Design alu_design, start of the top module:
module alu_design #(parameter W = 16, parameter N = 4) ( 
  clock, reset, CE, INP_valid, MODE, CMD, OPA, OPB, CIN, ERR, RES, OV, COUT, G, L, E);
make LEC_CHECK=0 ABC_AREA=1 CAP_MARGIN=20 CELL_PAD_IN_SITES_DETAIL_PLACEMENT=1 CELL_PAD_IN_SITES_GLOBAL_PLACEMENT=3 CORE_ASPECT_RATIO=1.37 CORE_MARGIN=8 CORE_UTILIZATION=15 CTS_CLUSTER_SIZE=96 GPL_ROUTABILITY_DRIVEN=1 GPL_TIMING_DRIVEN=0 MAX_ROUTING_LAYER=met4 MIN_ROUTING_LAYER=met2 SETUP_SLACK_MARGIN=0.43 SLEW_MARGIN=20 TNS_END_PERCENT=90 finish   # period 8.3 ns
run.sh (not shown) runs the stock make flow with config.mk's settings and CLKGATE_MAP_FILE=.
The baseline passed the timing, design-rule and antenna checks.
Next try:
- CELL_PAD_IN_SITES_DETAIL_PLACEMENT: 1 -> not set
- CELL_PAD_IN_SITES_GLOBAL_PLACEMENT: 3 -> not set
- CORE_ASPECT_RATIO: 1.37 -> not set
- CORE_MARGIN: 8 -> 2
- CORE_UTILIZATION: 15 -> 40
- CTS_CLUSTER_DIAMETER: not set -> 385
- CTS_CLUSTER_SIZE: 96 -> 94
- GPL_ROUTABILITY_DRIVEN: 1 -> not set
- GPL_TIMING_DRIVEN: 0 -> not set
- HOLD_SLACK_MARGIN: not set -> -0.09
- MAX_ROUTING_LAYER: met4 -> not set
- MIN_ROUTING_LAYER: met2 -> not set
- PLACE_DENSITY: not set -> 0.84
- SETUP_SLACK_MARGIN: 0.43 -> not set
- TNS_END_PERCENT: 90 -> not set
What happened: Non-clock buffer count shrinks by 186; synthesized cell count is unchanged; core utilization climbs by 25 points; fmax falls by 4.3%; sequential cell count is unchanged; count of clock-buffer cells in the layout came out higher by 1; worst setup slack got worse by 0.34 ns; via count drops by 28%; final cell count decreases by 25%.

* * *

amber:
Starting RTL as in the previous note.
export LEC_CHECK = 0
export CAP_MARGIN = 35
export CORE_ASPECT_RATIO = 1.72
export CORE_MARGIN = 2
export CORE_UTILIZATION = 36
export CTS_CLUSTER_DIAMETER = 79
export CTS_CLUSTER_SIZE = 98
export GPL_ROUTABILITY_DRIVEN = 1
export MAX_ROUTING_LAYER = met4
export MIN_ROUTING_LAYER = met1
export PLACE_DENSITY_LB_ADDON = 0.25
export SLEW_MARGIN = 15
export TNS_END_PERCENT = 95
create_clock -name core_clock -period 8.3 [get_ports {clock}]
[inputs] pepper vs amber
# amber
export LEC_CHECK = 0
export CAP_MARGIN = 35
export CORE_ASPECT_RATIO = 1.72
export CORE_MARGIN = 2
export CORE_UTILIZATION = 36
export CTS_CLUSTER_DIAMETER = 79
export CTS_CLUSTER_SIZE = 98
export GPL_ROUTABILITY_DRIVEN = 1
export MAX_ROUTING_LAYER = met4
export MIN_ROUTING_LAYER = met1
export PLACE_DENSITY_LB_ADDON = 0.25
export SLEW_MARGIN = 15
export TNS_END_PERCENT = 95
create_clock -name core_clock -period 8.3 [get_ports {clock}]
# pepper
export LEC_CHECK = 0
export CAP_MARGIN = 20
export CORE_MARGIN = 2
export CORE_UTILIZATION = 65
export SETUP_SLACK_MARGIN = -0.61
export SLEW_MARGIN = 20
export TNS_END_PERCENT = 5
create_clock -name core_clock -period 6.33 [get_ports {clock}]
## What came out
- Between pepper and amber, worst hold slack is lower for pepper, amber comes in above that.
- Post-detailed-route via-to-cell ratio (pepper / amber): 1.18
- In the final design statistics, pepper uses fewer standard cells in total than amber.
- amber has lower count of clock-buffer cells in the layout than pepper.
- The total setup violations reported at the end of the flow in pepper was higher than what amber gave.
- Top metal layer carrying routed signals: met5 -> pepper, met4 -> amber
- Relative to amber, the number of cells on the worst reg-to-reg path of pepper is higher by about 7%.
- In the reports for pepper and amber, the smaller cell area after layout belongs to amber.
- In pepper the implementation ran to completion but is not tape-out ready, as the final checks report negative setup slack.
- As far as synthesized cell count goes, pepper and amber are indistinguishable; the numbers are identical.
- Compare pepper and amber | final critical delay including setup and external delays lower: pepper
Inputs modified between pepper and garnet:
# pepper
export LEC_CHECK = 0
export CAP_MARGIN = 20
export CORE_MARGIN = 2
export CORE_UTILIZATION = 65
export SETUP_SLACK_MARGIN = -0.61
export SLEW_MARGIN = 20
export TNS_END_PERCENT = 5
create_clock -name core_clock -period 6.33 [get_ports {clock}]
# garnet
export LEC_CHECK = 0
export ABC_AREA = 1
export CAP_MARGIN = 20
export CORE_MARGIN = 2
export CORE_UTILIZATION = 68
export CTS_CLUSTER_DIAMETER = 349
export CTS_CLUSTER_SIZE = 99
export PLACE_DENSITY = 0.6
export SETUP_SLACK_MARGIN = 1.52
export SLEW_MARGIN = 40
export TNS_END_PERCENT = 5
create_clock -name core_clock -period 5.13 [get_ports {clock}]
- No final results exist for garnet, since it was stopped by error GRT-0116 during global routing.
- Comparing garnet and pepper, the higher height of the die was measured on garnet.
- pepper has a higher proportion of synthesized chip area in sequential cells than garnet.
- garnet against pepper: summed standard-cell area reported by yosys went up; last weighted congestion value of the routability-driven placer went up; multiplexer share of the synthesized area went down; synthesized netlist net count went up.
- pepper → garnet: parity-gate share of the synthesized area counting xor and xnor cells now sits lower; synthesized area saw an increase; pre-placement core utilization moved up; die size increased by 340 sq um relative to the old numbers.
- Re cell total after placement: garnet is 1,016 up on pepper.
The inputs of quartz differ from those of garnet as listed below.
# garnet
export LEC_CHECK = 0
export ABC_AREA = 1
export CAP_MARGIN = 20
export CORE_MARGIN = 2
export CORE_UTILIZATION = 68
export CTS_CLUSTER_DIAMETER = 349
export CTS_CLUSTER_SIZE = 99
export PLACE_DENSITY = 0.6
export SETUP_SLACK_MARGIN = 1.52
export SLEW_MARGIN = 40
export TNS_END_PERCENT = 5
create_clock -name core_clock -period 5.13 [get_ports {clock}]
# quartz
export LEC_CHECK = 0
export CAP_MARGIN = 20
export CORE_MARGIN = 2
export CORE_UTILIZATION = 57
export SETUP_SLACK_MARGIN = 1.84
export SLEW_MARGIN = 20
create_clock -name core_clock -period 6.33 [get_ports {clock}]
==> results <==
- quartz -> stages 100% | layout checks FAIL | negative setup slack
- Higher average size of a mapped cell goes to quartz over garnet.
- Post-CTS setup buffer count: quartz < garnet
- quartz: post-synthesis compound-gate area fraction 3.6 points above garnet
- quartz vs garnet: width of the chip up in quartz
- On placer congestion estimate: quartz sits below garnet.
- Comparing quartz against garnet, there is no change at all in quantity of I/O buffers inserted on ports.

* * *

Starting RTL as in the previous note.
export LEC_CHECK = 0
export CAP_MARGIN = 20
export CELL_PAD_IN_SITES_DETAIL_PLACEMENT = 1
export CORE_MARGIN = 2
export CORE_UTILIZATION = 17
export CTS_CLUSTER_SIZE = 56
export GPL_ROUTABILITY_DRIVEN = 0
export HOLD_SLACK_MARGIN = 0.29
export MAX_ROUTING_LAYER = met5
export PLACE_DENSITY_LB_ADDON = 0.24
export SETUP_SLACK_MARGIN = 1.19
export SLEW_MARGIN = 20
create_clock -name core_clock -period 7.8 [get_ports {clock}]
==> next run, changes <==
==> flow/config.mk (replaced) <==
export PLATFORM = sky130hd
export DESIGN_NAME = alu_design
export DESIGN_NICKNAME = alu_design
export VERILOG_FILES = /design/flow/design.v
export SDC_FILE = /design/flow/constraint.sdc
export NUM_CORES = 4
export LEC_CHECK = 0
export ABC_AREA = 1
export CAP_MARGIN = 20
export CORE_ASPECT_RATIO = 0.5
export CORE_MARGIN = 2
export CORE_UTILIZATION = 40
export CTS_CLUSTER_DIAMETER = 385
export CTS_CLUSTER_SIZE = 94
export HOLD_SLACK_MARGIN = -0.09
export PLACE_DENSITY = 0.43
export SLEW_MARGIN = 20
==> flow/constraint.sdc (replaced) <==
create_clock -name core_clock -period 8.3 [get_ports {clock}]
set_input_delay 1.6600 -clock core_clock [delete_from_list [all_inputs] [get_ports {clock}]]
set_output_delay 1.6600 -clock core_clock [all_outputs]
set_load 0.01 [all_outputs]
=>
- The new run produced a clean layout
- area after synthesis increases by a few percent
- routed wire length drops by a few percent
- core utilization is higher by 22 points
- sequential cell count does not change
- via count increases by roughly a tenth
- cell area falls by roughly a tenth
==> next run, changes <==
==> flow/config.mk (replaced) <==
export PLATFORM = sky130hd
export DESIGN_NAME = alu_design
export DESIGN_NICKNAME = alu_design
export VERILOG_FILES = /design/flow/design.v
export SDC_FILE = /design/flow/constraint.sdc
export NUM_CORES = 4
export LEC_CHECK = 0
export ABC_AREA = 1
export CAP_MARGIN = 20
export CORE_MARGIN = 2
export CORE_UTILIZATION = 72
export CTS_CLUSTER_DIAMETER = 384
export CTS_CLUSTER_SIZE = 15
export HOLD_SLACK_MARGIN = 0.29
export PLACE_DENSITY_LB_ADDON = 0.14
export SETUP_SLACK_MARGIN = 0.9
export SLEW_MARGIN = 20
==> flow/constraint.sdc (replaced) <==
create_clock -name core_clock -period 4.4 [get_ports {clock}]
set_input_delay 0.8800 -clock core_clock [delete_from_list [all_inputs] [get_ports {clock}]]
set_output_delay 0.8800 -clock core_clock [all_outputs]
set_load 0.01 [all_outputs]
Effect:
- Now the flow ended with an error in global routing (5_1_grt) on GRT-0116
- area after synthesis does not change
- die area came out lower by 44%
- synthesized cell count does not change

* * *

oak:
alu_design again, from the RTL that the note above started with.
Settings: LEC_CHECK=0, CAP_MARGIN=20, CORE_MARGIN=2, CORE_UTILIZATION=52, PLACE_DENSITY=0.6, SLEW_MARGIN=20; clock period 5.92 ns.
In oak the implementation ran to completion but is not tape-out ready, as the final checks report setup timing.
### oak -> pine
- HOLD_SLACK_MARGIN: unset -> -0.09
- CTS_CLUSTER_SIZE: unset -> 94
- ABC_AREA: unset -> 1
- PLACE_DENSITY: 0.6 -> 0.42
- CORE_ASPECT_RATIO: unset -> 1.9
- CTS_CLUSTER_DIAMETER: unset -> 385
- CORE_UTILIZATION: 52 -> 40
- the clock period (ns, I/O delays scaled along): 5.92 -> 8.3
Notes after the runs:
pine finished every step from synthesis to the final layout, and the layout passed the timing, design-rule and antenna checks. Routed length on met2: higher on pine. [pine] final period demand of the worst path rose 0.56 ns relative to oak. For residual overflow from global routing, pine and oak come out practically identical. Setup slack: pine more than oak. pine vs oak — wire length of the first global-routing pass climbed by more than 10%. Fmax: pine lower than oak. pine: count of different cell masters after synthesis about 22% below oak. Looking only at starting density of the core, and setting everything else aside, the higher value of oak and pine goes to oak.
What birch does differently from pine at the input level:
- CTS_CLUSTER_DIAMETER: 385 -> unset
- CORE_UTILIZATION: 40 -> 55
- MAX_ROUTING_LAYER: unset -> met5
- HOLD_SLACK_MARGIN: -0.09 -> 0.29
- SETUP_SLACK_MARGIN: unset -> 1.19
- PLACE_DENSITY: 0.42 -> unset
- ABC_AREA: 1 -> unset
- CTS_CLUSTER_SIZE: 94 -> 56
- CORE_ASPECT_RATIO: 1.9 -> unset
- CELL_PAD_IN_SITES_DETAIL_PLACEMENT: unset -> 0
- GPL_ROUTABILITY_DRIVEN: unset -> 1
- PLACE_DENSITY_LB_ADDON: unset -> 0.24
- the clock period (ns, I/O delays scaled along): 8.3 -> 7.8
Notes after the runs:
birch: flow completed, timing, DRC and antenna clean
The vertical die dimension in pine is 1.6 times that in birch.
Lower inverter count goes to birch over pine.
Area reported by Yosys stat for birch: 1600 um2 down relative to pine
### birch -> maple
- PLACE_DENSITY now 0.6, previously not set
- MAX_ROUTING_LAYER no longer set, was met5
- PLACE_DENSITY_LB_ADDON no longer set, was 0.24
- CELL_PAD_IN_SITES_DETAIL_PLACEMENT no longer set, was 0
- CTS_CLUSTER_SIZE no longer set, was 56
- GPL_ROUTABILITY_DRIVEN no longer set, was 1
- SETUP_SLACK_MARGIN no longer set, was 1.19
- HOLD_SLACK_MARGIN no longer set, was 0.29
- CORE_UTILIZATION now 45, was 55
- the clock period (ns, I/O delays scaled along) now 8.08, was 7.8
Results
- Diff birch -> maple: met1 wire length grew by 2.6%; detailed-route wire length per cell went down; remaining max-slew budget at the tightest pin grew by 3.6 points.
- Changes observed in maple relative to birch: global-route wire length before repair lost about 2.3%; area of all placed cells without fillers lost about 8%; final period utilization picked up an extra 3.0 points.
- Count of non-CTS buffers in the layout of maple falls short of that of birch by more than a quarter.
diff inputs: maple => cedar
- swapping 20 for 0 in CAP_MARGIN
- putting TNS_END_PERCENT at 5 where nothing was set
- putting CTS_CLUSTER_DIAMETER at 349 where nothing was set
- putting SETUP_SLACK_MARGIN at 1.52 where nothing was set
- swapping 20 for 40 in SLEW_MARGIN
- putting ABC_AREA at 1 where nothing was set
- swapping 45 for 72 in CORE_UTILIZATION
- putting CTS_CLUSTER_SIZE at 99 where nothing was set
- swapping 0.6 for 0.39 in PLACE_DENSITY
- swapping 8.08 for 5.13 in the clock period (ns, I/O delays scaled along)
Results
- FAIL cedar @ global routing (5_1_grt): tool exited with error
- Area figure in the yosys stat output of cedar exceeds that of maple by a few percent.
- Compared with maple, in cedar die size saw a decrease, cell area after synthesis now larger, vertical die dimension decreased by about 19% relative to the old numbers.
